==> run R: inputs <==
==> flow/design.v <==
`timescale 1ns / 1ps
module uart_rx(
               input               clk          ,		 
               input               rst_n        ,	
               input               din          ,
               output  reg [7:0]    dout         ,		
               output  reg         dout_vld     
               );
parameter    	   BPS	  =	217;	 
reg   [14:0]        cnt0         ;
wire                add_cnt0     ;
wire                end_cnt0     ;
reg   [ 3:0]        cnt1         ;
wire                add_cnt1     ;
wire                end_cnt1     ;
reg                 rx0          ;	
reg                 rx1          ;	
reg                 rx2          ;	
wire                rx_en        ;
reg                 flag_add     ;
always @ (posedge clk or negedge rst_n) begin
	if(!rst_n) begin
		rx0 <= 1'b1;
        rx1 <= 1'b1;
        rx2 <= 1'b1;
	end
	else begin
		rx0 <= din;
        rx1 <= rx0;
        rx2 <= rx1;
	end
end
assign rx_en = rx2 & ~rx1;	
always @(posedge clk or negedge rst_n)begin
    if(!rst_n)begin
        cnt0 <= 0;
    end
    else if(add_cnt0)begin
        if(end_cnt0)
            cnt0 <= 0;
        else
            cnt0 <= cnt0 + 1;
    end
end
assign add_cnt0 = flag_add;
assign end_cnt0 = add_cnt0 && cnt0==BPS-1 ;
always @(posedge clk or negedge rst_n)begin 
    if(!rst_n)begin
        cnt1 <= 0;
    end
    else if(add_cnt1)begin
        if(end_cnt1)
            cnt1 <= 0;
        else
            cnt1 <= cnt1 + 1;
    end
end
assign add_cnt1 = end_cnt0;
assign end_cnt1 = add_cnt1 && cnt1==9-1 ;  
always @ (posedge clk or negedge rst_n)begin
	if(!rst_n) begin
		flag_add <= 1'b0;
	end
	else if(rx_en) begin		
		flag_add <= 1'b1;	
	end
    else if(end_cnt1) begin		
		flag_add <= 1'b0;	
	end
end
always @ (posedge clk or negedge rst_n)begin
	if(!rst_n) begin
		dout <= 8'd0;
	end
	else if(add_cnt0 && cnt0==BPS/2-1 && cnt1!=0) begin		 
	    dout[cnt1-1]<= rx2 ;
	end
end
always @ (posedge clk or negedge rst_n)begin
	if(!rst_n) begin
		dout_vld <= 1'b0;
	end
    else if(end_cnt1) begin		
		dout_vld <= 1'b1;	
	end
	else begin	
        dout_vld <= 1'b0;			
	end
end
endmodule
`timescale 1ns / 1ps
module uart_tx(
                 input             clk    ,			
                 input             rst_n  ,		
                 input [7:0]       din    ,
                 input             din_vld,	  
                 output reg        rdy    ,   
                 output reg        dout   
             );
parameter         BPS    = 217;
reg   [7:0]       tx_data_tmp;	
reg               flag_add   ;
reg   [14:0]      cnt0       ;
wire              add_cnt0   ;
wire              end_cnt0   ;
reg   [ 3:0]      cnt1       ;
wire              add_cnt1   ;
wire              end_cnt1   ;
wire  [ 9:0]      data       ;
always  @(posedge clk or negedge rst_n)begin
    if(rst_n==1'b0)begin
        flag_add <= 0;
    end
    else if(flag_add==0 && din_vld)begin
        flag_add <= 1;
    end
    else if(end_cnt1)begin
        flag_add <= 0;
    end
end
always @(posedge clk or negedge rst_n)begin
    if(!rst_n)begin
        cnt0 <= 0;
    end
    else if(add_cnt0)begin
        if(end_cnt0)
            cnt0 <= 0;
        else
            cnt0 <= cnt0 + 1;
    end
end
assign add_cnt0 = flag_add;
assign end_cnt0 = add_cnt0 && cnt0==BPS-1 ;
always @(posedge clk or negedge rst_n)begin 
    if(!rst_n)begin
        cnt1 <= 0;
    end
    else if(add_cnt1)begin
        if(end_cnt1)
            cnt1 <= 0;
        else
            cnt1 <= cnt1 + 1;
    end
end
assign add_cnt1 = end_cnt0;
assign end_cnt1 = add_cnt1 && cnt1==10-1 ;
always @ (posedge clk or negedge rst_n) begin
	if(!rst_n) begin
		tx_data_tmp <=8'd0;
	end
	else if(flag_add==1'b0 && din_vld) begin	
		tx_data_tmp <= din;	
	end
end
always @ (posedge clk or negedge rst_n) begin
	if(!rst_n) begin
		dout <= 1'b1;
	end
	else if(add_cnt0 && cnt0==1-1)begin
        dout<= data[cnt1];
    end 
end
assign  data = {1'b1,tx_data_tmp,1'b0};  
always  @(*)begin
    if(din_vld || flag_add)
        rdy = 1'b0;
    else
        rdy = 1'b1;
end
endmodule
module  uart_top(
								input  clk,
								input  rst_n,
								input  din,
								input sw8,
								output  reg  [23:0] pic_out,
								output  reg [16:0] addr,
								output  reg wr_ram,
								output  tx,
								output  reg pic_done,    
								output  reg  pic_download,    
								output  reg [7:0] rgb_led
								);
	wire   dout_vld;
	wire  [7:0] dout;
	reg [3:0] code_p;
	reg  [4:0]  cnt;
	reg  [3:0]  state;
	wire  [3:0]  code;
	wire [7:0]  temp;
	reg [23:0] pic_reg;
	parameter  monitor=0;   
	parameter  second=1 ;
	parameter  third=2 ;
	parameter   fouth=3;
	parameter   fiveth=4;
	parameter   sixth=5;
	parameter   send=6;
	parameter   stop=7;
	assign temp=(dout>8'd57)?(dout-8'd87):(dout-8'd48);
	assign code=temp[3:0];
	always  @ (posedge clk or negedge rst_n)
	    begin
			if  (!rst_n)
			   begin
			      state<=monitor;
				  wr_ram<=1;
				  pic_out<=0;
				  addr<=0;
				  pic_done<=0;
				  end
			else
	case (state)
	monitor:	begin
				   if (dout_vld)
						begin
						    wr_ram<=1;	
							pic_reg[23:20]<=code;
							state<=second;
							code_p<=code;
						end
				 else
				          state<=monitor;
					end
	second:	begin
					if (dout_vld)
							begin
								pic_reg[19:16]<=code;
								state<=third;
								rgb_led<={code_p,code};
							end
					else
							state<=second;
					end
		third:		begin
					if (dout_vld)
						begin
							pic_reg[15:12]<=code;
							state<=fouth;
							code_p<=code;
						end
					else
						state<=third;
					end
		fouth:		begin
					if (dout_vld)
						begin
							pic_reg[11:8]<=code;
							state<=fiveth;
							rgb_led<={code_p,code};
						end
					else
						state<=fouth;
					end
		fiveth:		begin
					if (dout_vld)
						begin
							pic_reg[7:4]<=code;
							state<=sixth;
							code_p<=code;
						end
					else
						state<=fiveth;
					end
        sixth:		begin
					if (dout_vld)
						begin
							pic_reg[3:0]<=code;
							state<=send;
							rgb_led<={code_p,code};
						end
					else
						state<=sixth;
					end
		send: 	 begin
						wr_ram<=0;
						pic_out<=pic_reg;
						if (addr<479)
							begin
								addr<=addr+1;								
								pic_done<=0;
								state<=monitor;
							end
			         else if (addr==479)
					        begin								 
							     addr<=0;		
								 pic_done<=1;
								 state<=stop;								
							end	 
						end
		stop:  begin
					if  (sw8==1)
					    state<=monitor;
					else
						begin
						state<=stop;
						end
				  end
		     endcase
		end
		always  @ (posedge  clk or negedge rst_n)
		    begin
				if (!rst_n)
					cnt<=0;
				else if (state==send)
				    cnt<=cnt+1;
			    else 
					cnt<=cnt;
			end
		always  @ (posedge  clk or negedge rst_n)
			begin
				if (!rst_n)
					pic_download<=1;
		   else if (cnt>=15)
					pic_download<=0;
			else
					pic_download<=1;
			end
		uart_rx #(.BPS(16)) uart_rx(
								.clk(clk),
								.rst_n(rst_n),
								.din(din),
								.dout(dout),
								.dout_vld(dout_vld)
								);
	   uart_tx #(.BPS(16)) uart_tx(
                              .clk(clk)    ,			
                              .rst_n(rst_n)  ,		
							  .din_vld(dout_vld)    ,
							  .din(dout),
							  .dout(tx),
							  .rdy()
							); 
		endmodule 
==> flow/run.sh <==
#!/bin/bash
# the make line also repeats each setting of config.mk as NAME=value (left out here)
make -C /OpenROAD-flow-scripts/flow DESIGN_CONFIG=/design/flow/config.mk WORK_HOME=/design/flow/orfs CLKGATE_MAP_FILE= finish
==> flow/config.mk <==
export PLATFORM = sky130hd
export DESIGN_NAME = uart_top
export DESIGN_NICKNAME = uart_top
export VERILOG_FILES = /design/flow/design.v
export SDC_FILE = /design/flow/constraint.sdc
export NUM_CORES = 4
export LEC_CHECK = 0
export CAP_MARGIN = 30
export CELL_PAD_IN_SITES_DETAIL_PLACEMENT = 2
export CELL_PAD_IN_SITES_GLOBAL_PLACEMENT = 3
export CORE_MARGIN = 4
export CORE_UTILIZATION = 61
export CTS_CLUSTER_DIAMETER = 253
export CTS_CLUSTER_SIZE = 86
export GPL_ROUTABILITY_DRIVEN = 1
export GPL_TIMING_DRIVEN = 0
export HOLD_SLACK_MARGIN = 0.02
export MAX_ROUTING_LAYER = met5
export PLACE_DENSITY_LB_ADDON = 0.07
export SLEW_MARGIN = 20
export TNS_END_PERCENT = 20
==> flow/constraint.sdc <==
create_clock -name core_clock -period 3.42 [get_ports {clk}]
set_input_delay 0.6840 -clock core_clock [delete_from_list [all_inputs] [get_ports {clk}]]
set_output_delay 0.6840 -clock core_clock [all_outputs]
set_load 0.01 [all_outputs]
==> run K (differences from run R) <==
==> flow/config.mk (replaced) <==
export PLATFORM = sky130hd
export DESIGN_NAME = uart_top
export DESIGN_NICKNAME = uart_top
export VERILOG_FILES = /design/flow/design.v
export SDC_FILE = /design/flow/constraint.sdc
export NUM_CORES = 4
export LEC_CHECK = 0
export ABC_AREA = 1
export CAP_MARGIN = 35
export CORE_MARGIN = 2
export CORE_UTILIZATION = 70
export CTS_CLUSTER_SIZE = 23
export SLEW_MARGIN = 20
==> flow/constraint.sdc (replaced) <==
create_clock -name core_clock -period 2.04 [get_ports {clk}]
set_input_delay 0.4080 -clock core_clock [delete_from_list [all_inputs] [get_ports {clk}]]
set_output_delay 0.4080 -clock core_clock [all_outputs]
set_load 0.01 [all_outputs]
==> out/metrics.cfg <==
[floorplanning]
die_h_um = 104.1
core_um2 = 9774
die_w_um = 104.1

[sta]
fin_ws_ns = -0.7882
holdWs_ns = -0.02391
hold_violations = 36
setup_violations = 27

[synthesis]
fp_nets = 773
yosys-stat-area_um2 = 7017
fa_ha_area_share_pct = 3.923
yosysSeqAreaShare_pct = 57.61

[status]
status = failed layout checks
violatedChecks = hold timing, setup timing

-- figures above: run K

==> out/metrics.cfg <==
[synthesis]
yosys-stat-area_um2 = 6656
yosysSeqAreaShare_pct = 60.73

[floorplanning]
core_um2 = 10460
die_w_um = 112.5
die_h_um = 112.5

[status]
lastStage = global placement without I/O
firstError = [ERROR FLW-0024] Place density exceeds 1.0 (current PLACE_DENSITY_LB_ADDON =  0.07). Please check if the value of  PLACE_DENSITY_LB_ADDON is between 0 and 0.99.
status = aborted with a tool error

-- figures above: run R

